==> run a: inputs <==
==> flow/design.v <==
`timescale 1ns/10ps
module mpadd32_shift (CLK, RST_N, s_out, a_in, b_in, write, start, ready);
	input CLK, RST_N;
	input [255:0] a_in, b_in;
	input write, start;
	output [256:0] s_out;
	output ready;
	reg [256:0] sum;
	reg [255:0] a, b;
	reg ready;
	reg [2:0] counter;
	reg carry;
	reg [31:0] a0;
	reg [31:0] a1;
	reg [31:0] a2;
	reg [31:0] a3;
	reg [31:0] a4;
	reg [31:0] a5;
	reg [31:0] a6;
	reg [31:0] a7;
	reg [31:0] b0;
	reg [31:0] b1;
	reg [31:0] b2;
	reg [31:0] b3;
	reg [31:0] b4;
	reg [31:0] b5;
	reg [31:0] b6;
	reg [31:0] b7;
	reg [31:0] s0;
	reg [31:0] s1;
	reg [31:0] s2;
	reg [31:0] s3;
	reg [31:0] s4;
	reg [31:0] s5;
	reg [31:0] s6;
	reg [32:0] s7;
	assign s_out = {s7, s6, s5, s4, s3, s2, s1, s0};
	always @(posedge CLK) begin
		if (~RST_N) begin
			ready <= 1'b0;
			counter <= 3'b000;
		end
		else begin
			if (start) begin
				{carry, s0} <= a0 + b0;
				counter <= counter + 3'b001;
				{a0,a1,a2,a3,a4,a5,a6,a7} <= {a1,a2,a3,a4,a5,a6,a7,32'b0};
				{b0,b1,b2,b3,b4,b5,b6,b7} <= {b1,b2,b3,b4,b5,b6,b7,32'b0};
			end
			else if (counter == 3'b001) begin
				{carry, s1} <= a0 + b0 + carry;
				counter <= counter + 3'b001;
				{a0,a1,a2,a3,a4,a5,a6,a7} <= {a1,a2,a3,a4,a5,a6,a7,32'b0};
				{b0,b1,b2,b3,b4,b5,b6,b7} <= {b1,b2,b3,b4,b5,b6,b7,32'b0};
			end 
			else if (counter == 3'b010) begin
				{carry, s2} <= a0 + b0 + carry;
				counter <= counter + 3'b001;
				{a0,a1,a2,a3,a4,a5,a6,a7} <= {a1,a2,a3,a4,a5,a6,a7,32'b0};
				{b0,b1,b2,b3,b4,b5,b6,b7} <= {b1,b2,b3,b4,b5,b6,b7,32'b0};
			end 
			else if (counter == 3'b011) begin
				{carry, s3} <= a0 + b0 + carry;
				counter <= counter + 3'b001;
				{a0,a1,a2,a3,a4,a5,a6,a7} <= {a1,a2,a3,a4,a5,a6,a7,32'b0};
				{b0,b1,b2,b3,b4,b5,b6,b7} <= {b1,b2,b3,b4,b5,b6,b7,32'b0};
			end 
			else if (counter == 3'b100) begin
				{carry, s4} <= a0 + b0 + carry;
				counter <= counter + 3'b001;
				{a0,a1,a2,a3,a4,a5,a6,a7} <= {a1,a2,a3,a4,a5,a6,a7,32'b0};
				{b0,b1,b2,b3,b4,b5,b6,b7} <= {b1,b2,b3,b4,b5,b6,b7,32'b0};
			end 
			else if (counter == 3'b101) begin
				{carry, s5} <= a0 + b0 + carry;
				counter <= counter + 3'b001;
				{a0,a1,a2,a3,a4,a5,a6,a7} <= {a1,a2,a3,a4,a5,a6,a7,32'b0};
				{b0,b1,b2,b3,b4,b5,b6,b7} <= {b1,b2,b3,b4,b5,b6,b7,32'b0};
			end 
			else if (counter == 3'b110) begin
				{carry, s6} <= a0 + b0 + carry;
				counter <= counter + 3'b001;
				{a0,a1,a2,a3,a4,a5,a6,a7} <= {a1,a2,a3,a4,a5,a6,a7,32'b0};
				{b0,b1,b2,b3,b4,b5,b6,b7} <= {b1,b2,b3,b4,b5,b6,b7,32'b0};
			end 
			else if (counter == 3'b111) begin
				s7 <= a0 + b0 + carry;
				{a0,a1,a2,a3,a4,a5,a6,a7} <= {a1,a2,a3,a4,a5,a6,a7,32'b0};
				{b0,b1,b2,b3,b4,b5,b6,b7} <= {b1,b2,b3,b4,b5,b6,b7,32'b0};
				counter <= 3'b000;
				ready <= 1'b1;
			end
			else begin
				if (write) begin
					a0 <= a_in[31:0];
	 				a1 <= a_in[63:32];
					a2 <= a_in[95:64];
					a3 <= a_in[127:96];
					a4 <= a_in[159:128];
					a5 <= a_in[191:160];
					a6 <= a_in[223:192];
					a7 <= a_in[255:224];
					b0 <= b_in[31:0];
	 				b1 <= b_in[63:32];
					b2 <= b_in[95:64];
					b3 <= b_in[127:96];
					b4 <= b_in[159:128];
					b5 <= b_in[191:160];
					b6 <= b_in[223:192];
					b7 <= b_in[255:224];
					counter <= 3'b000;
					carry <= 1'b0;
				end
				ready <= 1'b0;
			end
		end
	end
endmodule
==> flow/run.sh <==
#!/bin/bash
# the make line also repeats each setting of config.mk as NAME=value (left out here)
make -C /OpenROAD-flow-scripts/flow DESIGN_CONFIG=/design/flow/config.mk WORK_HOME=/design/flow/orfs CLKGATE_MAP_FILE= finish
==> flow/config.mk <==
export PLATFORM = sky130hd
export DESIGN_NAME = mpadd32_shift
export DESIGN_NICKNAME = mpadd32_shift
export VERILOG_FILES = /design/flow/design.v
export SDC_FILE = /design/flow/constraint.sdc
export NUM_CORES = 4
export LEC_CHECK = 0
export ABC_AREA = 1
export CAP_MARGIN = 20
export CORE_MARGIN = 2
export CORE_UTILIZATION = 72
export CTS_CLUSTER_DIAMETER = 361
export CTS_CLUSTER_SIZE = 74
export PLACE_DENSITY_LB_ADDON = 0.02
export SETUP_SLACK_MARGIN = -0.26
export SLEW_MARGIN = 20
==> flow/constraint.sdc <==
create_clock -name core_clock -period 2.56 [get_ports {CLK}]
set_input_delay 0.5120 -clock core_clock [delete_from_list [all_inputs] [get_ports {CLK}]]
set_output_delay 0.5120 -clock core_clock [all_outputs]
set_load 0.01 [all_outputs]
==> inputs of run b, as changes to run a <==
- ABC_AREA: 1 -> default
- CORE_UTILIZATION: 72 -> 66
- CTS_CLUSTER_DIAMETER: 361 -> default
- CTS_CLUSTER_SIZE: 74 -> default
- PLACE_DENSITY_LB_ADDON: 0.02 -> default
- SETUP_SLACK_MARGIN: -0.26 -> default
==> flow/constraint.sdc (replaced) <==
create_clock -name core_clock -period 4.53 [get_ports {CLK}]
set_input_delay 0.9060 -clock core_clock [delete_from_list [all_inputs] [get_ports {CLK}]]
set_output_delay 0.9060 -clock core_clock [all_outputs]
set_load 0.01 [all_outputs]
==> summary of the runs <==
- Run a failed in 4_1_cts. Run b produced a clean layout.
- Against run b, the synthesized cell count of run a is larger by 16%.
- Die size: run b is higher than run a (about 5.4%).
- Against run a, the synthesized area of run b is smaller by about 3.3%.


==> branch delta <==
RTL: the design.v shown in full above, as it stands there.
Settings: LEC_CHECK=0, CAP_MARGIN=20, CORE_MARGIN=2, CORE_UTILIZATION=40, SLEW_MARGIN=20; clock period 4.53 ns.
run.sh (not shown) runs the stock make flow with config.mk's settings and CLKGATE_MAP_FILE=.
==> branch umber: changes against branch delta <==
--- a/flow/config.mk
+++ b/flow/config.mk
@@ -9,3 +9,5 @@
 export CORE_MARGIN = 2
-export CORE_UTILIZATION = 40
+export CORE_UTILIZATION = 61
+export CTS_CLUSTER_SIZE = 42
+export SETUP_SLACK_MARGIN = -0.21
 export SLEW_MARGIN = 20
==> flow/constraint.sdc (replaced) <==
create_clock -name core_clock -period 2.51 [get_ports {CLK}]
set_input_delay 0.5020 -clock core_clock [delete_from_list [all_inputs] [get_ports {CLK}]]
set_output_delay 0.5020 -clock core_clock [all_outputs]
set_load 0.01 [all_outputs]
==> branch fjord: changes against branch delta <==
--- a/flow/config.mk
+++ b/flow/config.mk
@@ -9,3 +9,3 @@
 export CORE_MARGIN = 2
-export CORE_UTILIZATION = 40
+export CORE_UTILIZATION = 66
 export SLEW_MARGIN = 20
==> flow/constraint.sdc (replaced) <==
create_clock -name core_clock -period 2.51 [get_ports {CLK}]
set_input_delay 0.5020 -clock core_clock [delete_from_list [all_inputs] [get_ports {CLK}]]
set_output_delay 0.5020 -clock core_clock [all_outputs]
set_load 0.01 [all_outputs]
==> impl_metrics.sql <==
-- implementation run metrics
INSERT INTO impl_metrics (metric_group, metric, value, unit) VALUES
('worst_setup_path', 'worst_r2r_path_depth', '12', ''),
('worst_setup_path', 'critical-path-max-stage-delay', '0.53', 'ns'),
('worst_setup_path', 'critPathArrivalTime', '4.54', 'ns'),
('sta', 'timing.clock.skew', '0.01988', 'ns'),
('run_status', 'run_status', 'timing/DRC/antenna clean', '');
[end of results for branch delta]
==> impl_metrics.sql <==
-- physical implementation figures
INSERT INTO impl_metrics (metric_group, metric, value, unit) VALUES
('run_status', 'run_status', 'aborted with a tool error', ''),
('run_status', 'tool.error', '[ERROR GRT-0232] Routing congestion too high. Check the congestion heatmap in the GUI.', ''),
('synthesis', 'synth_area_per_cell', '11.71', 'um2'),
('run_status', 'stop_stage', '5_1_grt', '');
[end of results for branch fjord]
==> impl_metrics.sql <==
-- implementation run metrics
INSERT INTO impl_metrics (metric_group, metric, value, unit) VALUES
('run_status', 'run_status', 'finished with violations', ''),
('run_status', 'check-failures', 'negative setup slack', ''),
('sta', 'setup_violations', '675', ''),
('sta', 'final.setup.worst_slack', '-2.034', 'ns'),
('worst_setup_path', 'critPathArrivalTime', '4.95', 'ns'),
('worst_setup_path', 'worst_r2r_path_depth', '13', '');
[end of results for branch umber]


==> inputs of run Z <==
RTL: the design.v shown in full above, as it stands there.
Settings: LEC_CHECK=0, CAP_MARGIN=20, CORE_MARGIN=2, CORE_UTILIZATION=57, CTS_CLUSTER_SIZE=66, SLEW_MARGIN=20; clock period 2.51 ns.
==> run M: changes against run Z <==
Settings changed: ABC_AREA from default to 1, CORE_UTILIZATION 57 to 72, CTS_CLUSTER_DIAMETER from default to 361, CTS_CLUSTER_SIZE 66 to default, PLACE_DENSITY_LB_ADDON from default to 0.02, SETUP_SLACK_MARGIN from default to -0.26.
==> flow/constraint.sdc (replaced) <==
create_clock -name core_clock -period 2.7 [get_ports {CLK}]
set_input_delay 0.5400 -clock core_clock [delete_from_list [all_inputs] [get_ports {CLK}]]
set_output_delay 0.5400 -clock core_clock [all_outputs]
set_load 0.01 [all_outputs]
==> results.py <==
# Synthesis and PnR figures
metrics = {
    "outcome": {
        "outcome": "failed layout checks",
        "so_faults": "negative setup slack",
    },
    "hold_path": {
        "hp-start": "a5[12]",
    },
    "drt": {
        "drc": 0,
        "diodes": 26,
    },
    "final_layout": {
        "clk_share_pct": 5.14,
    },
    "timing": {
        "worst_slack_ns": -1.35,
        "setup-violations-final": 190,
    },
    "floorplanning": {
        "coreArea_mm2": 0.0563,
    },
    "clock_network": {
        "clkSinkCount": 774,
    },
}
Source of the figures above: run Z

==> results.py <==
# Generated from Yosys and OpenROAD reports
metrics = {
    "synthesis": {
        "top_cells_by_area": "edfxtp_1 (69%), nand2_1 (19%), inv_1 (2.8%)",
        "ys_warn_count": 1,
        "synth_top_flop_cell": "edfxtp_1",
    },
    "floorplanning": {
        "dieArea_mm2": 0.0482,
        "coreArea_mm2": 0.0456,
        "io_pins": 774,
    },
    "outcome": {
        "outcome": "did not finish",
        "error_line": "[ERROR DPL-0038] Utilization greater than 100%, impossible to legalize",
        "haltStage": "4_1_cts",
    },
}
Source of the figures above: run M



==> wip/xenon <==
// mpadd32_shift: RTL as listed in full above, without the edits since
clock: 4.25 ns
lec_check: 0
cap_margin: 40
core_margin: 2
core_utilization: 70
max_routing_layer: met4
place_density: 0.64
slew_margin: 20
==> wip/tundra: changes against wip/xenon <==
- ABC_AREA: unset -> 0
- CAP_MARGIN: 40 -> 20
- CORE_ASPECT_RATIO: unset -> 0.89
- CORE_MARGIN: 2 -> 6
- CORE_UTILIZATION: 70 -> 40
- CTS_CLUSTER_DIAMETER: unset -> 21
- CTS_CLUSTER_SIZE: unset -> 100
- GPL_TIMING_DRIVEN: unset -> 0
- MIN_ROUTING_LAYER: unset -> met2
- PLACE_DENSITY: 0.64 -> unset
- SLEW_MARGIN: 20 -> 35
==> flow/constraint.sdc (replaced) <==
create_clock -name core_clock -period 5.0 [get_ports {CLK}]
set_input_delay 1.0000 -clock core_clock [delete_from_list [all_inputs] [get_ports {CLK}]]
set_output_delay 1.0000 -clock core_clock [all_outputs]
set_load 0.01 [all_outputs]
==> results <==
| item | wip/tundra | wip/xenon |
|---|---|---|
| Outcome | complete, no violations | did not finish |
| Failing step | - | 5_1_grt |
| Chip width | 313.4 um | 218.9 um |
| Total CTS buffers | 229 | 75 |
| Minimum setup slack after placement | 0.05269 ns | -0.2067 ns |
| Number of placement rows | 97 | 78 |
| Height of the die | 280.3 um | 218.9 um |
| H-Tree Level Count | 4 | 3 |
| Area inside the core boundary | 79370 um^2 | 45480 um^2 |
| DP Area | 42350 um^2 | 40930 um^2 |
| Count of buffers added by post-CTS timing repair for setup | 0 | 6 |
| Core Util at FP | 40.75% | 71.11% |
| Die outline area | 87830 um^2 | 47940 um^2 |
| Total of cells resized after clock tree synthesis | 1 | 18 |
| Cell count after placement | 4617 | 4053 |
| Hpwl dp | 88590 um | 79850 um |
| Routability congestion estimate from global placement | 0.9529 | 1.014 |


==> 03-13: inputs <==
// mpadd32_shift: RTL as listed in full above, without the edits since
==> flow/config.mk <==
export PLATFORM = sky130hd
export DESIGN_NAME = mpadd32_shift
export DESIGN_NICKNAME = mpadd32_shift
export VERILOG_FILES = /design/flow/design.v
export SDC_FILE = /design/flow/constraint.sdc
export NUM_CORES = 4
export LEC_CHECK = 0
export CAP_MARGIN = 20
export CORE_MARGIN = 2
export CORE_UTILIZATION = 40
export CTS_CLUSTER_SIZE = 31
export SLEW_MARGIN = 20
export TNS_END_PERCENT = 70
==> flow/constraint.sdc <==
create_clock -name core_clock -period 5.0 [get_ports {CLK}]
set_input_delay 1.0000 -clock core_clock [delete_from_list [all_inputs] [get_ports {CLK}]]
set_output_delay 1.0000 -clock core_clock [all_outputs]
set_load 0.01 [all_outputs]
==> 12-16 (differences from 03-13) <==
--- a/flow/config.mk
+++ b/flow/config.mk
@@ -7,7 +7,7 @@
 export LEC_CHECK = 0
 export CAP_MARGIN = 20
 export CORE_MARGIN = 2
-export CORE_UTILIZATION = 40
-export CTS_CLUSTER_SIZE = 31
+export CORE_UTILIZATION = 70
+export MAX_ROUTING_LAYER = met4
+export PLACE_DENSITY_LB_ADDON = 0.25
 export SLEW_MARGIN = 20
-export TNS_END_PERCENT = 70
==> flow/constraint.sdc (replaced) <==
create_clock -name core_clock -period 4.25 [get_ports {CLK}]
set_input_delay 0.8500 -clock core_clock [delete_from_list [all_inputs] [get_ports {CLK}]]
set_output_delay 0.8500 -clock core_clock [all_outputs]
set_load 0.01 [all_outputs]
==> 07-25 (differences from 03-13) <==
==> flow/config.mk (replaced) <==
export PLATFORM = sky130hd
export DESIGN_NAME = mpadd32_shift
export DESIGN_NICKNAME = mpadd32_shift
export VERILOG_FILES = /design/flow/design.v
export SDC_FILE = /design/flow/constraint.sdc
export NUM_CORES = 4
export LEC_CHECK = 0
export ABC_AREA = 1
export CAP_MARGIN = 20
export CORE_MARGIN = 2
export CORE_UTILIZATION = 69
export PLACE_DENSITY = 0.37
export SLEW_MARGIN = 20
==> flow/constraint.sdc (replaced) <==
create_clock -name core_clock -period 6.29 [get_ports {CLK}]
set_input_delay 1.2580 -clock core_clock [delete_from_list [all_inputs] [get_ports {CLK}]]
set_output_delay 1.2580 -clock core_clock [all_outputs]
set_load 0.01 [all_outputs]
==> 08-27 (differences from 03-13) <==
==> flow/config.mk (replaced) <==
export PLATFORM = sky130hd
export DESIGN_NAME = mpadd32_shift
export DESIGN_NICKNAME = mpadd32_shift
export VERILOG_FILES = /design/flow/design.v
export SDC_FILE = /design/flow/constraint.sdc
export NUM_CORES = 4
export LEC_CHECK = 0
export ABC_AREA = 1
export CAP_MARGIN = 25
export CELL_PAD_IN_SITES_DETAIL_PLACEMENT = 0
export CELL_PAD_IN_SITES_GLOBAL_PLACEMENT = 1
export CORE_ASPECT_RATIO = 1.38
export CORE_MARGIN = 2
export CORE_UTILIZATION = 56
export CTS_CLUSTER_SIZE = 88
export GPL_ROUTABILITY_DRIVEN = 0
export GPL_TIMING_DRIVEN = 0
export SLEW_MARGIN = 20
export TNS_END_PERCENT = 10
==> flow/constraint.sdc (replaced) <==
create_clock -name core_clock -period 7.17 [get_ports {CLK}]
set_input_delay 1.4340 -clock core_clock [delete_from_list [all_inputs] [get_ports {CLK}]]
set_output_delay 1.4340 -clock core_clock [all_outputs]
set_load 0.01 [all_outputs]
==> summary.rpt <==
=== SYNTHESIS / PLACE & ROUTE SUMMARY ===
----------------------------------------------------
[Critical path]
  Crit. End Element ........................ flop
  Setup Crit Path Kind ........................ in -> reg
  Slack of the worst reg-to-reg path ........................ between 3000 and 4000 ps

[Cells and area]
  Flip-flop and latch share of the layout cell area ........................ between 50 and 60%
  Logic area ........................ 8820 um^2
  Signal inverters ........................ 264
  Final clock-cell share ........................ 4.95%

[Pwr]
  Internal power ........................ between 10 and 15 mW
  Switching part of the total power ........................ 34.9%

[GRT]
  Largest net degree at the start of global routing ........................ 42
  Initial antenna violation count ........................ 38

[Timing]
  Relative slew slack ........................ 37.8%
  Hold Vio Cnt, Final ........................ 0
  Layout Skew ........................ 22.3 ps

[Logic synthesis]
  Count of instantiated cells in the yosys netlist ........................ 3195
  Adder-cell share of the synthesized area ........................ roughly 1.6%

[Outcome]
  Status ........................ timing/DRC/antenna clean

[Routing]
  Metal3 WL ........................ 7.49 mm

----------------------------------------------------
[end of results for 08-27]
==> summary.rpt <==
=== SYNTHESIS / PLACE & ROUTE SUMMARY ===
----------------------------------------------------
[Critical path]
  Slack of the worst reg-to-reg path ........................ between 1500 and 2000 ps
  Setup Crit Path Kind ........................ in -> reg

[Logic synthesis]
  Adder-cell share of the synthesized area ........................ 1.56%

[Timing]
  Relative slew slack ........................ 17.0%
  Layout Skew ........................ 33.9 ps

[Cells and area]
  Flip-flop and latch share of the layout cell area ........................ 52.3%
  Logic area ........................ just under 9000 um^2
  Signal inverters ........................ between 200 and 300

[Pwr]
  Internal power ........................ 12.0 mW
  Switching part of the total power ........................ about 40%

[Outcome]
  Status ........................ timing/DRC/antenna clean

[GRT]
  Largest net degree at the start of global routing ........................ 263
  Initial antenna violation count ........................ 63

----------------------------------------------------
[end of results for 07-25]
==> summary.rpt <==
PHYSICAL IMPLEMENTATION REPORT
----------------------------------------------------
[Logic synthesis]
  Count of instantiated cells in the yosys netlist ........................ 2763
  Share of the synthesized netlist area taken by xor and xnor gates ........................ under 10%
  Top post-synthesis cells by count ........................ 1385 x nand2_1, 770 x edfxtp_1, 110 x clkbuf_1, 72 x and2_1, 40 x ha_1
  Adder-cell share of the synthesized area ........................ 1.61%
  Synthesized-area fraction occupied by and/or/nand/nor cells ........................ between 20% and 30%

[Outcome]
  Status ........................ stopped before the end
  Step where the flow halted ........................ 5_1_grt
  Error ........................ [ERROR GRT-0116] Global routing finished with congestion. Check the congestion regions in the DRC Viewer.

[GRT]
  Met1 Track Usage GR ........................ roughly 70%

[Clocking]
  Number of resized instances in the post-cts repair step ........................ 34

----------------------------------------------------
[end of results for 12-16]
==> summary.rpt <==
=== SYNTHESIS / PLACE & ROUTE SUMMARY ===
----------------------------------------------------
[Pwr]
  Switching part of the total power ........................ between 20 and 30%
  Internal power ........................ 14.2 mW

[Cells and area]
  Final clock-cell share ........................ under 10%
  Signal inverters ........................ 30
  Flip-flop and latch share of the layout cell area ........................ ~53%
  Logic area ........................ 8550 um^2

[Critical path]
  Setup Crit Path Kind ........................ reg -> reg
  Slack of the worst reg-to-reg path ........................ 570 ps
  Crit. End Element ........................ flop

[Floorplanning]
  Total die size ........................ between 80000 and 90000 um^2

[Logic synthesis]
  Count of instantiated cells in the yosys netlist ........................ roughly 2.8k
  Adder-cell share of the synthesized area ........................ 1.61%

[GRT]
  Largest net degree at the start of global routing ........................ 224

[Outcome]
  Status ........................ timing/DRC/antenna clean

[Timing]
  Hold Vio Cnt, Final ........................ 0
  Layout Skew ........................ 22.7 ps
  Relative slew slack ........................ 31.6%

----------------------------------------------------
[end of results for 03-13]
Power figures rest on the tool's default switching activity, not on a simulated workload.
